// axis_matmul2x2
module axis_matmul2x2(
    input                       clk             ,
    input                       rst             ,
    input                       s_axis_tvalid   ,
    input     [31 : 0]          s_axis_tdata    ,
    input                       s_axis_tlast    ,
    output                      s_axis_tready   ,
    output                      m_axis_tvalid   ,
    output    [31 : 0]          m_axis_tdata    ,
    output                      m_axis_tlast    ,
    input                       m_axis_tready   
);
    wire [3:0]  io_in_a_0;
    wire [3:0]  io_in_a_1;
    wire [3:0]  io_in_b_0;
    wire [3:0]  io_in_b_1;
    wire [15:0] io_out_c_0;
    wire [15:0] io_out_c_1;
    assign io_in_a_0 = s_axis_tdata[00+:4];
    assign io_in_a_1 = s_axis_tdata[08+:4];
    assign io_in_b_0 = s_axis_tdata[16+:4];
    assign io_in_b_1 = s_axis_tdata[24+:4];
    assign m_axis_tdata = {io_out_c_1,io_out_c_0};
    assign m_axis_tlast = m_axis_tvalid;
    top u_top(
        .clock        (clk              ),
        .reset        (rst              ),
  ...
clock: 4.53 ns
lec_check: 0
abc_area: 1
cap_margin: 0
core_margin: 2
core_utilization: 72
cts_cluster_diameter: 209
setup_slack_margin: -0.44
slew_margin: 20
run.sh (not shown) runs the stock make flow with config.mk's settings and CLKGATE_MAP_FILE=.
The starting point completed, yet does not pass: setup timing.
Edit:
--- a/flow/config.mk
+++ b/flow/config.mk
@@ -6,9 +6,6 @@
 export NUM_CORES = 4
 export LEC_CHECK = 0
-export ABC_AREA = 1
-export CAP_MARGIN = 0
+export CAP_MARGIN = 20
 export CORE_MARGIN = 2
 export CORE_UTILIZATION = 72
-export CTS_CLUSTER_DIAMETER = 209
-export SETUP_SLACK_MARGIN = -0.44
 export SLEW_MARGIN = 20
==> flow/constraint.sdc (replaced) <==
create_clock -name core_clock -period 9.59 [get_ports {clk}]
set_input_delay 1.9180 -clock core_clock [delete_from_list [all_inputs] [get_ports {clk}]]
set_output_delay 1.9180 -clock core_clock [all_outputs]
set_load 0.01 [all_outputs]
What happened: The new run completed with no timing, DRC or antenna violations; setup slack is better by 4.3 ns; cell area shrinks by 1.3%; utilization shrinks by 2.2 points; sequential power shrinks by about 50%; combinational power shrinks by 42%; global-route usage shrinks by 3.7 points; clock-buffer cell count shrinks by 2; wire length shrinks by 13%; synthesized area grows by 2.4%.
Edit:
--- a/flow/config.mk
+++ b/flow/config.mk
@@ -8,4 +8,4 @@
 export CAP_MARGIN = 20
 export CORE_MARGIN = 2
-export CORE_UTILIZATION = 72
+export CORE_UTILIZATION = 10
 export SLEW_MARGIN = 20
After rerunning: Utilization fell by 70 points; total power fell by 0.36%; register-to-register slack gets better by 0.15 ns; sequential cell count stays the same; design area rose by 13%; clock power barely changes; die size rose to 6.9 times its value.
Edit:
--- a/flow/config.mk
+++ b/flow/config.mk
@@ -8,4 +8,5 @@
 export CAP_MARGIN = 20
 export CORE_MARGIN = 2
-export CORE_UTILIZATION = 10
+export CORE_UTILIZATION = 64
+export SETUP_SLACK_MARGIN = 1.48
 export SLEW_MARGIN = 20
==> flow/constraint.sdc (replaced) <==
create_clock -name core_clock -period 5.51 [get_ports {clk}]
set_input_delay 1.1020 -clock core_clock [delete_from_list [all_inputs] [get_ports {clk}]]
set_output_delay 1.1020 -clock core_clock [all_outputs]
set_load 0.01 [all_outputs]
Effect: This time the run completed, yet does not pass: setup timing; total power increases by 69%; die area decreases by 84%; global-route usage increases by 18 points; clock-buffer cell count increases by 8; routed wire length decreases by 18%; synthesized area is unchanged; register-to-register slack is worse by 3.3 ns.

========
axis_matmul2x2 again, from the RTL that the note above started with.
// axis_matmul2x2
module axis_matmul2x2(
    input                       clk             ,
    input                       rst             ,
    input                       s_axis_tvalid   ,
    input     [31 : 0]          s_axis_tdata    ,
    input                       s_axis_tlast    ,
    output                      s_axis_tready   ,
    output                      m_axis_tvalid   ,
    output    [31 : 0]          m_axis_tdata    ,
    output                      m_axis_tlast    ,
    input                       m_axis_tready   
);
clock: 4.55 ns
lec_check: 0
abc_area: 1
cap_margin: 20
core_margin: 2
core_utilization: 72
cts_cluster_size: 15
place_density: 0.73
setup_slack_margin: -0.33
slew_margin: 20
The baseline ran to the end with violations: setup timing.
Rerun with:
CTS_CLUSTER_DIAMETER = 209   (was default)
CTS_CLUSTER_SIZE = default   (was 15)
PLACE_DENSITY = default   (was 0.73)
SETUP_SLACK_MARGIN = default   (was -0.33)
clock period = 5.55 ns   (was 4.55 ns; I/O delays follow)
=> The new run ran to the end with violations: setup timing; setup slack gains 1100 ps; cell area barely changes; total power decreases by about a fifth; synthesized area stays the same; wire length stays flat; via count barely changes; worst hold slack barely changes.
Rerun with:
ABC_AREA = default   (was 1)
CORE_UTILIZATION = 66   (was 72)
clock period = 6.24 ns   (was 5.55 ns; I/O delays follow)
Result:
- The new run completed, yet does not pass: setup timing
- power came out lower by 7.5%
- synthesized cell count came out lower by 12%
- utilization came out lower by 8.3 points
- wire length came out lower by 10%
- design area came out higher by 1.0%
- synthesized area came out higher by 2.4%
- via count came out lower by 11%
- final cell count came out lower by 9.1%
- maximum frequency came out lower by 0.46%
- clock skew barely changes
- sequential share of layout area came out lower by 0.35 points
Rerun with:
CORE_UTILIZATION = 47   (was 66)
CTS_CLUSTER_DIAMETER = default   (was 209)
TNS_END_PERCENT = 85   (was default)
clock period = 7.5 ns   (was 6.24 ns; I/O delays follow)
- The changed run completed with no timing, DRC or antenna violations
- total power falls by 16%
- synthesized area stays the same
- cell area is lower by 0.72%
- via count decreases by 2.6%
- synthesized cell count does not change
- utilization drops by 23 points
- clock skew climbs by 16 ps
- clock power falls by 13%
- clock-buffer cell count rose by 3
Rerun with:
CORE_UTILIZATION = 40   (was 47)
TNS_END_PERCENT = default   (was 85)
After rerunning:
- The changed run completed without violations
- sequential share of layout area goes down by 0.30 points
- cell area rises by about 0.8%
- worst setup slack got worse by 40 ps
- first-iteration DRC count increases by about 8%
- non-clock buffer count is lower by 1
- sequential power barely changes
- wire length grows by about 1.2%
- synthesized cell count does not change
- power came out higher by about 1%
Rerun with:
CORE_UTILIZATION = 41   (was 40)
clock period = 7.16 ns   (was 7.5 ns; I/O delays follow)
Power rose by about 1.5%. Non-clock buffer count does not change. Hold slack stays flat. Clock skew fell by 3.3 ps. Fmax rose by about 3%. Sequential power rose by about 5%. Wire length barely changes. Flip-flop count does not change. Via count is about the same. Worst setup slack is worse by 140 ps.
Power and IR drop assume default switching activity.
